==> flow/design.v (excerpt) <==
module top(
    input logic clock, reset,
    input logic [9:0] inp,
    output logic [9:0] out
);
For scale: about 48 flip-flops, ~22 I/O pins, about 16000 um2 of cells after synthesis.
clock: 5.74 ns
lec_check: 0
abc_area: 0
cap_margin: 25
cell_pad_in_sites_detail_placement: 1
cell_pad_in_sites_global_placement: 0
core_margin: 5
core_utilization: 36
cts_cluster_diameter: 77
gpl_routability_driven: 0
gpl_timing_driven: 0
hold_slack_margin: 0.07
min_routing_layer: met1
place_density_lb_addon: 0.04
slew_margin: 10
run.sh (not shown) runs the stock make flow with config.mk's settings and CLKGATE_MAP_FILE=.
The first run finished but failed the layout checks on negative setup slack.
==> next run, changes <==
- ABC_AREA: 0 -> 1
- CAP_MARGIN: 25 -> 20
- CELL_PAD_IN_SITES_DETAIL_PLACEMENT: 1 -> default
- CELL_PAD_IN_SITES_GLOBAL_PLACEMENT: 0 -> default
- CORE_MARGIN: 5 -> 2
- CORE_UTILIZATION: 36 -> 16
- CTS_CLUSTER_DIAMETER: 77 -> default
- GPL_ROUTABILITY_DRIVEN: 0 -> 1
- GPL_TIMING_DRIVEN: 0 -> default
- HOLD_SLACK_MARGIN: 0.07 -> default
- MIN_ROUTING_LAYER: met1 -> default
- PLACE_DENSITY_LB_ADDON: 0.04 -> default
- SLEW_MARGIN: 10 -> 20
- TNS_END_PERCENT: default -> 90
- clock period: 5.74 -> 7.14 ns (I/O delays scaled with it)
=> The new run finished with negative setup slack left; synthesized area went down by a few percent; cell count increases by a quarter to a third; synthesized cell count came out higher by roughly a tenth; die area goes up by well over a third; worst setup slack improved by 1900 ps; clock skew hardly moves.
==> next run, changes <==
- CAP_MARGIN: 20 -> 15
- CELL_PAD_IN_SITES_DETAIL_PLACEMENT: default -> 1
- CELL_PAD_IN_SITES_GLOBAL_PLACEMENT: default -> 0
- CORE_MARGIN: 2 -> 8
- CORE_UTILIZATION: 16 -> 66
- CTS_CLUSTER_DIAMETER: default -> 359
- GPL_TIMING_DRIVEN: default -> 0
- MAX_ROUTING_LAYER: default -> met5
- MIN_ROUTING_LAYER: default -> met1
- PLACE_DENSITY: default -> 0.6
- SETUP_SLACK_MARGIN: default -> 1.65
- SLEW_MARGIN: 20 -> 10
- TNS_END_PERCENT: 90 -> 25
- clock period: 7.14 -> 5.99 ns (I/O delays scaled with it)
What happened:
- With this change the flow did not get past 3_5_place_dp, error DPL-0033
- die area went down by 71%
- area after synthesis does not change
- synthesized cell count does not change
==> next run, changes <==
- ABC_AREA: 1 -> default
- CAP_MARGIN: 15 -> 20
- CELL_PAD_IN_SITES_DETAIL_PLACEMENT: 1 -> default
- CELL_PAD_IN_SITES_GLOBAL_PLACEMENT: 0 -> default
- CORE_MARGIN: 8 -> 2
- CORE_UTILIZATION: 66 -> 57
- CTS_CLUSTER_DIAMETER: 359 -> default
- GPL_ROUTABILITY_DRIVEN: 1 -> default
- GPL_TIMING_DRIVEN: 0 -> default
- MAX_ROUTING_LAYER: met5 -> default
- MIN_ROUTING_LAYER: met1 -> default
- PLACE_DENSITY: 0.6 -> default
- SETUP_SLACK_MARGIN: 1.65 -> 1.79
- SLEW_MARGIN: 10 -> 20
- TNS_END_PERCENT: 25 -> default
- clock period: 5.99 -> 6.45 ns (I/O delays scaled with it)
- Now the flow ran to the end with violations: negative setup slack
- die size increases by 5.0%
- synthesized area increases by 5.5%
- synthesized cell count decreases by 11%
==> next run, changes <==
- CORE_UTILIZATION: 57 -> 72
- CTS_CLUSTER_SIZE: default -> 50
- PLACE_DENSITY: default -> 0.76
- SETUP_SLACK_MARGIN: 1.79 -> default
- clock period: 6.45 -> 7.84 ns (I/O delays scaled with it)
The new run ran to the end with violations: negative setup slack; area after synthesis does not change; fmax decreases by a few percent; critical path depth is lower by 1; final area is lower by roughly a tenth; setup slack improves by 970 ps; clock skew goes down by 3.8 ps; synthesized cell count is unchanged; clock-buffer cell count went down by 1; global-route usage is higher by 4.9 points.

========
== run A ==
Starting RTL as in the previous note.
clock: 5.03 ns
lec_check: 0
cap_margin: 40
core_margin: 2
core_utilization: 65
cts_cluster_size: 31
hold_slack_margin: 0.3
setup_slack_margin: -0.39
slew_margin: 20
Flow for run A halted at global routing (5_1_grt), error code GRT-0116.
The following lists how run B was set up differently from run A:
Settings: CAP_MARGIN changed from 40 to 25; MIN_ROUTING_LAYER newly set to met1; CTS_CLUSTER_SIZE changed from 31 to 75; CELL_PAD_IN_SITES_DETAIL_PLACEMENT newly set to 0; SLEW_MARGIN changed from 20 to 10; ABC_AREA newly set to 0; GPL_ROUTABILITY_DRIVEN newly set to 0; CTS_CLUSTER_DIAMETER newly set to 251; PLACE_DENSITY_LB_ADDON newly set to 0.04; SETUP_SLACK_MARGIN removed (was -0.39); CORE_UTILIZATION changed from 65 to 68; CELL_PAD_IN_SITES_GLOBAL_PLACEMENT newly set to 0; HOLD_SLACK_MARGIN changed from 0.3 to 0.07; GPL_TIMING_DRIVEN newly set to 1; TNS_END_PERCENT newly set to 55; the clock period (ns, I/O delays scaled along) changed from 5.03 to 7.83.
Findings:
- In run B the implementation completed, yet the final layout does not meet the checks, the culprit being setup timing.
- Die outline height: run B lower than run A
- [run B vs run A] total die size: lower in run B
- Number of placed instances, taps included: run B < run A
- Compare run A and run B | HPWL after detailed placement lower: run B
- Core footprint went down by a few percent going from run A to run B.
- Any difference in synthesized instance count between run B and run A is small enough to ignore.
- For the x dimension of the die, run B came in 2.2% lower than run A did.
- Comparing run A against run B, there is no change at all in count of unique library cells instantiated by Yosys.
- In run B the worst-case setup slack after placement turned out 2380 ps higher than in run A.
Relative to run B, the following input files were edited for run C:
Settings: changing CORE_UTILIZATION from 68 to 28; changing MIN_ROUTING_LAYER from met1 to met2; removing HOLD_SLACK_MARGIN (formerly 0.07); changing CTS_CLUSTER_DIAMETER from 251 to 77; changing CAP_MARGIN from 25 to 15; changing GPL_TIMING_DRIVEN from 1 to 0; setting SETUP_SLACK_MARGIN to -0.01 for the first time; setting PLACE_DENSITY to 0.6 for the first time; changing CORE_MARGIN from 2 to 4; changing CELL_PAD_IN_SITES_DETAIL_PLACEMENT from 0 to 1; removing CTS_CLUSTER_SIZE (formerly 75); removing PLACE_DENSITY_LB_ADDON (formerly 0.04); changing CELL_PAD_IN_SITES_GLOBAL_PLACEMENT from 0 to 1; changing TNS_END_PERCENT from 55 to 25; changing GPL_ROUTABILITY_DRIVEN from 0 to 1; setting MAX_ROUTING_LAYER to met4 for the first time; changing the clock period (ns, I/O delays scaled along) from 7.83 to 5.99.
--- outcome ---
- Measured against each other, run C and run B differ in fmax, the lower figure coming from run C.
- Looking at slowest library cell on the worst path, the sky130_fd_sc_hd__a221oi_4 result is from run B; the sky130_fd_sc_hd__dfrtp_1 one comes from run C.
- Summary — worst endpoint data arrival time, run C relative to run B: higher, by 540 ps.
- Going from run B to run C, the peak per-stage delay on the critical path was found to have gone up by 100 ps.
- The sequential share of layout area number comes out lower for run C vs run B.
- Comparing the two runs side by side, run C comes out behind run B on total routed wirelength.
- Run C: flow complete, layout not clean; failing: setup timing
Input changes introduced in run D (baseline for comparison: run C):
Settings: changing CORE_UTILIZATION from 28 to 69; removing SETUP_SLACK_MARGIN (formerly -0.01); removing CELL_PAD_IN_SITES_GLOBAL_PLACEMENT (formerly 1); changing CAP_MARGIN from 15 to 20; removing GPL_TIMING_DRIVEN (formerly 0); setting HOLD_SLACK_MARGIN to -0.07 for the first time; removing MAX_ROUTING_LAYER (formerly met4); removing CELL_PAD_IN_SITES_DETAIL_PLACEMENT (formerly 1); changing SLEW_MARGIN from 10 to 20; removing ABC_AREA (formerly 0); removing MIN_ROUTING_LAYER (formerly met2); changing PLACE_DENSITY from 0.6 to 0.66; changing CORE_MARGIN from 4 to 2; removing TNS_END_PERCENT (formerly 25); removing GPL_ROUTABILITY_DRIVEN (formerly 1); removing CTS_CLUSTER_DIAMETER (formerly 77); setting CTS_CLUSTER_SIZE to 50 for the first time; changing the clock period (ns, I/O delays scaled along) from 5.99 to 7.57.
Notes after the runs:
For run D, the critical path's slowest cell was sky130_fd_sc_hd__a211oi_1, unlike run C, where it was sky130_fd_sc_hd__dfrtp_1. Taking run C as the reference, in run D number of antenna violations at the first check in global routing picked up an extra 1. Against run C as the reference, run D delivers a higher total number of cells along the worst setup path. Run C vs run D, most congested layer reported by global routing: met3 vs met2. Final cell count: run D < run C. From run C to run D the numbers moved as follows: layout net count held steady; HPWL after detailed placement fell about 28%; maximum clock frequency went down by 3.5 MHz. Run D: flow complete, layout not clean; failing: setup timing. Post-CTS setup buffer count (higher): run C.

========
Setup of run 1:
Starting RTL as in the previous note.
// top
module top(
    input logic clock, reset,
    input logic [9:0] inp,
    output logic [9:0] out
);
clock: 5.59 ns
lec_check: 0
cap_margin: 20
core_margin: 2
core_utilization: 64
setup_slack_margin: 1.53
slew_margin: 20
Tool error GRT-0116 stopped run 1 during global routing; no final results.
Changes in run 2 relative to run 1:
# run 1
export LEC_CHECK = 0
export CAP_MARGIN = 20
export CORE_MARGIN = 2
export CORE_UTILIZATION = 64
export SETUP_SLACK_MARGIN = 1.53
export SLEW_MARGIN = 20
create_clock -name core_clock -period 5.59 [get_ports {clock}]
# run 2
export LEC_CHECK = 0
export ABC_AREA = 1
export CAP_MARGIN = 20
export CORE_ASPECT_RATIO = 0.5
export CORE_MARGIN = 7
export CORE_UTILIZATION = 70
export CTS_CLUSTER_DIAMETER = 204
export CTS_CLUSTER_SIZE = 100
export PLACE_DENSITY = 0.66
export SETUP_SLACK_MARGIN = -0.12
export SLEW_MARGIN = 20
export TNS_END_PERCENT = 10
create_clock -name core_clock -period 8.0 [get_ports {clock}]
==> results <==
Global placer's final weighted congestion (run 2 vs. run 1) decreases by a few percent. Fraction of the core area occupied by cells at floorplan for run 2: 6.5 points up relative to run 1. Relative to run 1, post-synthesis instance area decreased by about 5% in run 2. Number of nets at floorplan, run 2 and run 1, higher one = run 2. To summarise run 2: no stage aborted, but the layout did not pass its checks, failing on negative setup slack. Die outline area (run 2 over run 1): decrease, about 0.36%. Compared with run 1, in run 2 XOR/XNOR share of the synthesized area did not really move; cell area reported after detailed placement went down.
The following lists how run 3 was set up differently from run 2:
# run 2
export LEC_CHECK = 0
export ABC_AREA = 1
export CAP_MARGIN = 20
export CORE_ASPECT_RATIO = 0.5
export CORE_MARGIN = 7
export CORE_UTILIZATION = 70
export CTS_CLUSTER_DIAMETER = 204
export CTS_CLUSTER_SIZE = 100
export PLACE_DENSITY = 0.66
export SETUP_SLACK_MARGIN = -0.12
export SLEW_MARGIN = 20
export TNS_END_PERCENT = 10
create_clock -name core_clock -period 8.0 [get_ports {clock}]
# run 3
export LEC_CHECK = 0
export ABC_AREA = 0
export CAP_MARGIN = 20
export CELL_PAD_IN_SITES_DETAIL_PLACEMENT = 1
export CORE_MARGIN = 5
export CORE_UTILIZATION = 47
export CTS_CLUSTER_DIAMETER = 46
export CTS_CLUSTER_SIZE = 55
export GPL_TIMING_DRIVEN = 0
export HOLD_SLACK_MARGIN = 0.21
export PLACE_DENSITY_LB_ADDON = 0.21
export SETUP_SLACK_MARGIN = 0.06
export SLEW_MARGIN = 5
export TNS_END_PERCENT = 50
create_clock -name core_clock -period 8.72 [get_ports {clock}]
==> comparison <==
Going from run 2 to run 3, die height grew by more than half.
In run 3 the implementation completed, yet the final layout does not meet the checks, the culprit being negative setup slack.
Comparing total global-route track usage for run 3 and run 2, the smaller number came from run 2.
Run 3 vs run 2 on headroom to the max-slew limit: run 3 is the lower one.
Cmp run 3 vs run 2: final standard cell area without fillers higher in run 3
Run 3 — logic gate fraction of the total cell area 2.7 points higher, run 2 as reference

========
top again, from the RTL that the note above started with.
export LEC_CHECK = 0
export CAP_MARGIN = 20
export CORE_MARGIN = 2
export CORE_UTILIZATION = 66
export HOLD_SLACK_MARGIN = 0.29
export SETUP_SLACK_MARGIN = 1.53
export SLEW_MARGIN = 20
export TNS_END_PERCENT = 5
create_clock -name core_clock -period 5.59 [get_ports {clock}]
The baseline aborted during 5_1_grt.
==> next run, changes <==
CORE_UTILIZATION = 40   (was 66)
HOLD_SLACK_MARGIN = not set   (was 0.29)
SETUP_SLACK_MARGIN = not set   (was 1.53)
TNS_END_PERCENT = not set   (was 5)
clock period = 6.75 ns   (was 5.59 ns; I/O delays follow)
Result:
- Now the flow finished with setup timing left
- synthesized cell count is unchanged
- die size is higher by 63%
- area after synthesis stays the same
==> next run, changes <==
CORE_UTILIZATION = 72   (was 40)
CTS_CLUSTER_DIAMETER = 28   (was not set)
CTS_CLUSTER_SIZE = 50   (was not set)
PLACE_DENSITY = 0.35   (was not set)
clock period = 7.84 ns   (was 6.75 ns; I/O delays follow)
What happened: The changed run reached the layout checks and failed them: setup timing. Worst setup slack is better by 0.29 ns. Sequential share of layout area grows by 0.88 points. Design area shrinks by 15%. Die size shrinks by 44%. Register-to-register slack is better by 0.29 ns. Clock-buffer cell count stays the same. Utilization grows by 31 points. Clock skew is about the same.
